## alpha
Design wallace_mul, start of the top module:
module wallace_mul(input [15:0] a, input [15:0] b, output [32:0] out, input clk);
For scale: about 2200 cells after synthesis, roughly 720 flip-flops, roughly 66 I/O pins, about 25000 sq um of cells after synthesis.
export LEC_CHECK = 0
export ABC_AREA = 1
export CAP_MARGIN = 0
export CORE_MARGIN = 2
export CORE_UTILIZATION = 72
export CTS_CLUSTER_DIAMETER = 307
export CTS_CLUSTER_SIZE = 15
export GPL_ROUTABILITY_DRIVEN = 0
export GPL_TIMING_DRIVEN = 1
export MAX_ROUTING_LAYER = met5
export PLACE_DENSITY_LB_ADDON = 0.02
export SETUP_SLACK_MARGIN = 0.56
export SLEW_MARGIN = 20
create_clock -name core_clock -period 2.51 [get_ports {clk}]
run.sh (not shown) runs the stock make flow with config.mk's settings and CLKGATE_MAP_FILE=.
alpha finished all stages; however, its layout fails the closing checks, the failures being setup timing.
The inputs of beta differ from those of alpha as listed below.
Settings: removing GPL_ROUTABILITY_DRIVEN (formerly 0); removing GPL_TIMING_DRIVEN (formerly 1); removing MAX_ROUTING_LAYER (formerly met5); removing ABC_AREA (formerly 1); setting PLACE_DENSITY to 0.6 for the first time; removing CTS_CLUSTER_DIAMETER (formerly 307); changing CAP_MARGIN from 0 to 20; removing PLACE_DENSITY_LB_ADDON (formerly 0.02); removing SETUP_SLACK_MARGIN (formerly 0.56); removing CTS_CLUSTER_SIZE (formerly 15); changing CORE_UTILIZATION from 72 to 40; changing the clock period (ns, I/O delays scaled along) from 2.51 to 4.25.
[summary]
beta reached the final stage; the timing, DRC and antenna checks on its layout passed. Compared with alpha, beta shows a level count of the clock H-tree that is 1 higher. On beta: routed length on met2 is 44% lower than what alpha gave. Total design power for beta: 0.016 W down relative to alpha. In beta, number of ordinary inverters in the final layout is lower than in alpha. Placed instance area (higher): alpha. Async set-reset flop share out of synthesis came out exactly the same in beta and alpha. Reported leakage power: beta better than alpha.
### beta -> gamma
Settings: clearing PLACE_DENSITY, which used to be 0.6; putting SETUP_SLACK_MARGIN at 0.49 where nothing was set; swapping 40 for 58 in CORE_UTILIZATION; swapping 4.25 for 2.44 in the clock period (ns, I/O delays scaled along).
Results
Re layout filler cell count: beta and gamma aren't equal, and the higher value belongs to beta.
In gamma the implementation ran to completion but is not tape-out ready, as the final checks report setup timing.
Final weighted congestion in routability-driven placement: gamma vs beta down 5.6%
Max total power across beta and gamma: gamma
Lower total power density per cell area among beta and gamma: beta
--- input diff gamma..delta ---
Settings: PLACE_DENSITY newly set to 0.6; CORE_UTILIZATION changed from 58 to 40; SETUP_SLACK_MARGIN removed (was 0.49); the clock period (ns, I/O delays scaled along) changed from 2.44 to 4.22.
Results
delta: no failed stages, no open violations at the end
Diff gamma..delta | fraction of synthesized cell area in xor and xnor cells | unchanged
delta vs gamma on power: delta is the lower one.
Summed negative setup slack over all endpoints, gamma and delta: lower on gamma
Setup slack after layout was higher in delta than in gamma.


The RTL this note starts from:
==> flow/design.v <==
module cla32(input [31:0]a, input [31:0]b,output [32:0]out);
wire [1:0]w[0:32], L1[0:31], L2[0:31], L3[0:31], L4[0:31],L5[0:31];
wire L6[31:0];
genvar q;
generate    for(q=0; q<=31; q=q+1) begin
                  current_status s(.a(a[q]),.b(b[q]),.t(w[q+1]));
            end
endgenerate
assign w[0] = 0;
generate    for(q=0;q<=30;q=q+1) begin
                  look_ahead l(.s(w[31-q]),.f(w[30-q]),.o(L1[q]));
            end
endgenerate
assign L1[31] = w[0];
generate    for(q=0;q<=29;q=q+1) begin
                  look_ahead l(.s(L1[q]),.f(L1[q+2]),.o(L2[q]));
            end
endgenerate
assign L2[30] = L1[30];
assign L2[31] = L1[31];
generate    for(q=0;q<=27;q=q+1) begin
                  look_ahead l(.s(L2[q]),.f(L2[q+4]),.o(L3[q]));
            end
endgenerate
assign {L3[28], L3[29], L3[30], L3[31]} = {L2[28], L2[29], L2[30], L2[31]};
generate    for(q=0;q<=23;q=q+1) begin
                  look_ahead l(.s(L3[q]),.f(L3[q+8]),.o(L4[q]));
            end
endgenerate
generate    for(q=24;q<=31;q=q+1) begin
                  assign L4[q] = L3[q];
            end
endgenerate
generate    for(q=0;q<=15;q=q+1) begin
                  look_ahead l(.s(L4[q]),.f(L4[q+16]),.o(L5[q]));
            end
endgenerate
generate    for(q=16;q<=31;q=q+1) begin
                  assign L5[q] = L4[q];
            end
endgenerate
generate    for(q=0;q<=31;q=q+1) begin
                  assign L6[q] = a[q] ^ b[q] ^ L5[31-q][0];
            end
endgenerate
generate    for(q=0;q<=31;q=q+1) begin
                  assign out[q] = L6[q];
            end
            assign out[32] = w[0];
endgenerate
endmodule
module current_status(input a,input b,output [1:0]t);
      assign {t[0],t[1]} = {a || b , a && b};
endmodule
module look_ahead(input [1:0]s, input [1:0]f,output [1:0]o);
      assign o[1] = (s[1] & s[0] & !f[1]) | (s[0] & f[1] & f[0]);
      assign o[0] = (s[1] & s[0] & !f[1] & !f[0]) | (f[0] & s[0]);
endmodule
module wallace_mul(input [15:0] a, input [15:0] b, output [32:0] out, input clk);
wire [30:0] m[0:15];
reg [30:0] m15_1,m15_2,m15_3;
reg [30:0] u[14:0];
reg [31:0] v[14:0];
reg [31:0] v10_1,v12_2,v12_1;
reg [31:0] temp;
reg [31:0] temp_v;
genvar q,k,i,j;
assign m[0] = b[0] == 0 ? 31'b0 : {15'b0,a};
assign m[1] = b[1] == 0 ? 31'b0 : {14'b0,a,1'b0};
assign m[2] = b[2] == 0 ? 31'b0 : {13'b0,a,2'b0};
assign m[3] = b[3] == 0 ? 31'b0 : {12'b0,a,3'b0};
assign m[4] = b[4] == 0 ? 31'b0 : {11'b0,a,4'b0};
assign m[5] = b[5] == 0 ? 31'b0 : {10'b0,a,5'b0};
assign m[6] = b[6] == 0 ? 31'b0 : {9'b0,a,6'b0};
assign m[7] = b[7] == 0 ? 31'b0 : {8'b0,a,7'b0};
assign m[8] = b[8] == 0 ? 31'b0 : {7'b0,a,8'b0};
assign m[9] = b[9] == 0 ? 31'b0 : {6'b0,a,9'b0};
assign m[10] = b[10] == 0 ? 31'b0 : {5'b0,a,10'b0};
assign m[11] = b[11] == 0 ? 31'b0 : {4'b0,a,11'b0};
assign m[12] = b[12] == 0 ? 31'b0 : {3'b0,a,12'b0};
assign m[13] = b[13] == 0 ? 31'b0 : {2'b0,a,13'b0};
assign m[14] = b[14] == 0 ? 31'b0 : {1'b0,a,14'b0};
assign m[15] = b[15] == 0 ? 31'b0 : {a,15'b0};
generate    for(q=0; q<=14; q=q+1) begin
                  always @ ( posedge clk )
                        v[q][0] <= 0;
            end
endgenerate
generate    for(k=0; k<=12; k=k+3) begin
                  for(q=0; q<=30; q=q+1) begin
                  always @ ( posedge clk ) begin
                        u[k][q] <= m[k][q] ^ m[k+1][q] ^ m[k+2][q];
                        v[k][q+1] <= m[k][q] && m[k+1][q] || m[k+2][q] && ( m[k][q] || m[k+1][q] );
                  end
                  end
            end
            always @ ( posedge clk )
                  m15_1 <= m[15];
            for(q=0; q<=30; q=q+1) begin
            always @ ( posedge clk ) begin
                        u[1][q] <= u[0][q] ^ v[0][q] ^ u[3][q];
                        v[1][q+1] <= u[0][q] && v[0][q] || u[3][q] && ( u[0][q] || v[0][q] );
            end
            end
            for(q=0; q<=30; q=q+1) begin
            always @ ( posedge clk ) begin
                        u[2][q] <= u[6][q] ^ v[6][q] ^ v[3][q];
                        v[2][q+1] <= u[6][q] && v[6][q] || v[3][q] && ( u[6][q] || v[6][q] );
            end
            end
            for(q=0; q<=30; q=q+1) begin
            always @ ( posedge clk ) begin
                  u[4][q] <= u[9][q] ^ v[9][q] ^ u[12][q];
                  v[4][q+1] <= u[9][q] && v[9][q] || u[12][q] && ( u[9][q] || v[9][q] );
            end
            end
            always @ ( posedge clk ) begin
                  m15_2 <= m15_1;
                  v12_1 <= v[12];
            end
            for(q=0; q<=30; q=q+1) begin
            always @ ( posedge clk ) begin
                  u[5][q] <= u[1][q] ^ v[1][q] ^ u[2][q];
                  v[5][q+1] <= u[1][q] && v[1][q] || u[2][q] && ( u[1][q] || v[1][q] );
            end
            end
            for(q=0; q<=30; q=q+1) begin
            always @ ( posedge clk ) begin
                  u[7][q] <= u[4][q] ^ v[4][q] ^ v[2][q];
                  v[7][q+1] <= u[4][q] && v[4][q] || v[2][q] && ( u[4][q] || v[4][q] );
            end
            end
            always @ ( posedge clk ) begin
                  m15_3 <= m15_2;
                  v12_2 <= v12_1;
            end
            for(q=0; q<=30; q=q+1) begin
            always @ ( posedge clk ) begin
                  u[8][q] <= u[5][q] ^ v[5][q] ^ u[7][q];
                  v[8][q+1] <= u[5][q] && v[5][q] || u[7][q] && ( u[5][q] || v[5][q] );
            end
            end
            for(q=0; q<=30; q=q+1) begin
            always @ ( posedge clk ) begin
                  u[10][q] <= m15_3[q] ^ v12_2[q] ^ v[7][q];
                  v[10][q+1] <= m15_3[q] && v12_2[q] || v[7][q] && ( m15_3[q] || v12_2[q] );
            end
            end
            for(q=0; q<=30; q=q+1) begin
            always @ ( posedge clk ) begin
                  u[11][q] <= u[8][q] ^ v[8][q] ^ u[10][q];
                  v[11][q+1] <= u[8][q] && v[8][q] || u[10][q] && ( u[8][q] || v[8][q] );
            end
            end
            always @ ( posedge clk )
                  v10_1 <= v[10];
            for(q=0; q<=30; q=q+1) begin
            always @ ( posedge clk ) begin
                  u[13][q] <= u[11][q] ^ v[11][q] ^ v10_1[q];
                  v[13][q+1] <= u[11][q] && v[11][q] || v10_1[q] && ( u[11][q] || v[11][q] );
            end
            end
endgenerate
always @ ( posedge clk ) begin
      temp <= {1'b0,u[13]};
      temp_v <= v[13];
end
cla32 object(.a(temp),.b(temp_v),.out(out));
endmodule
Settings: LEC_CHECK=0, CAP_MARGIN=35, CORE_MARGIN=2, CORE_UTILIZATION=33, CTS_CLUSTER_DIAMETER=54, GPL_TIMING_DRIVEN=0, HOLD_SLACK_MARGIN=0.29, MAX_ROUTING_LAYER=met5, PLACE_DENSITY_LB_ADDON=0.15, SETUP_SLACK_MARGIN=0.99, SLEW_MARGIN=20, TNS_END_PERCENT=90; clock period 5.41 ns.
Change:
==> flow/config.mk (replaced) <==
export PLATFORM = sky130hd
export DESIGN_NAME = wallace_mul
export DESIGN_NICKNAME = wallace_mul
export VERILOG_FILES = /design/flow/design.v
export SDC_FILE = /design/flow/constraint.sdc
export NUM_CORES = 4
export LEC_CHECK = 0
export ABC_AREA = 0
export CAP_MARGIN = 35
export CORE_MARGIN = 2
export CORE_UTILIZATION = 17
export PLACE_DENSITY = 0.47
export SLEW_MARGIN = 20
==> flow/constraint.sdc (replaced) <==
create_clock -name core_clock -period 4.4 [get_ports {clk}]
set_input_delay 0.8800 -clock core_clock [delete_from_list [all_inputs] [get_ports {clk}]]
set_output_delay 0.8800 -clock core_clock [all_outputs]
set_load 0.01 [all_outputs]
Via count went down by 2.1%.
Cell count climbs by 30%.
Final area went up by 1.6%.
Power went up by 18%.
Worst setup slack degrades by 0.78 ns.
Routed wire length drops by 2.0%.
Die size is higher by 93%.
Clock power rose by 19%.
Global-route usage fell by 6.4 points.
Worst hold slack stays flat.
Change:
--- a/flow/config.mk
+++ b/flow/config.mk
@@ -6,8 +6,8 @@
 export NUM_CORES = 4
 export LEC_CHECK = 0
-export ABC_AREA = 0
-export CAP_MARGIN = 35
+export CAP_MARGIN = 20
 export CORE_MARGIN = 2
-export CORE_UTILIZATION = 17
-export PLACE_DENSITY = 0.47
+export CORE_UTILIZATION = 71
+export HOLD_SLACK_MARGIN = -0.05
+export PLACE_DENSITY = 0.6
 export SLEW_MARGIN = 20
==> flow/constraint.sdc (replaced) <==
create_clock -name core_clock -period 2.41 [get_ports {clk}]
set_input_delay 0.4820 -clock core_clock [delete_from_list [all_inputs] [get_ports {clk}]]
set_output_delay 0.4820 -clock core_clock [all_outputs]
set_load 0.01 [all_outputs]
Effect: With this change the flow finished with setup timing left. Sequential power went up by well over a third. Non-clock buffer count went up by 169. Critical path depth went up by 2. Core utilization went up by 67 points. Final cell count went down by a quarter to a third. Wire length went up by a quarter to a third. Total power went up by well over a third. Sequential share of layout area went down by 0.39 points. Via count went up by about a fifth. Design area went up slightly.
Change:
--- a/flow/config.mk
+++ b/flow/config.mk
@@ -11,3 +11,5 @@
 export HOLD_SLACK_MARGIN = -0.05
 export PLACE_DENSITY = 0.6
+export SETUP_SLACK_MARGIN = 0.68
 export SLEW_MARGIN = 20
+export TNS_END_PERCENT = 5
Outcome:
- The new run completed and failed the layout checks on setup timing
- register-to-register slack is worse by 0.26 ns
- wire length rises by 1.7%
- count of clock-buffer cells in the layout falls by 12
- sequential power hardly moves
- via count shrinks by 1.9%
- clock power hardly moves
Change:
--- a/flow/config.mk
+++ b/flow/config.mk
@@ -8,8 +8,6 @@
 export CAP_MARGIN = 20
 export CORE_MARGIN = 2
-export CORE_UTILIZATION = 71
-export HOLD_SLACK_MARGIN = -0.05
+export CORE_UTILIZATION = 72
+export CTS_CLUSTER_DIAMETER = 397
 export PLACE_DENSITY = 0.6
-export SETUP_SLACK_MARGIN = 0.68
 export SLEW_MARGIN = 20
-export TNS_END_PERCENT = 5
==> flow/constraint.sdc (replaced) <==
create_clock -name core_clock -period 3.95 [get_ports {clk}]
set_input_delay 0.7900 -clock core_clock [delete_from_list [all_inputs] [get_ports {clk}]]
set_output_delay 0.7900 -clock core_clock [all_outputs]
set_load 0.01 [all_outputs]
The changed run completed and failed the layout checks on setup timing.
Clock skew rose by 0.012 ns.
Power fell by well over a third.
Final area decreases by a few percent.
Sequential cell count stays the same.
Power is estimated from default activity; no workload was simulated.
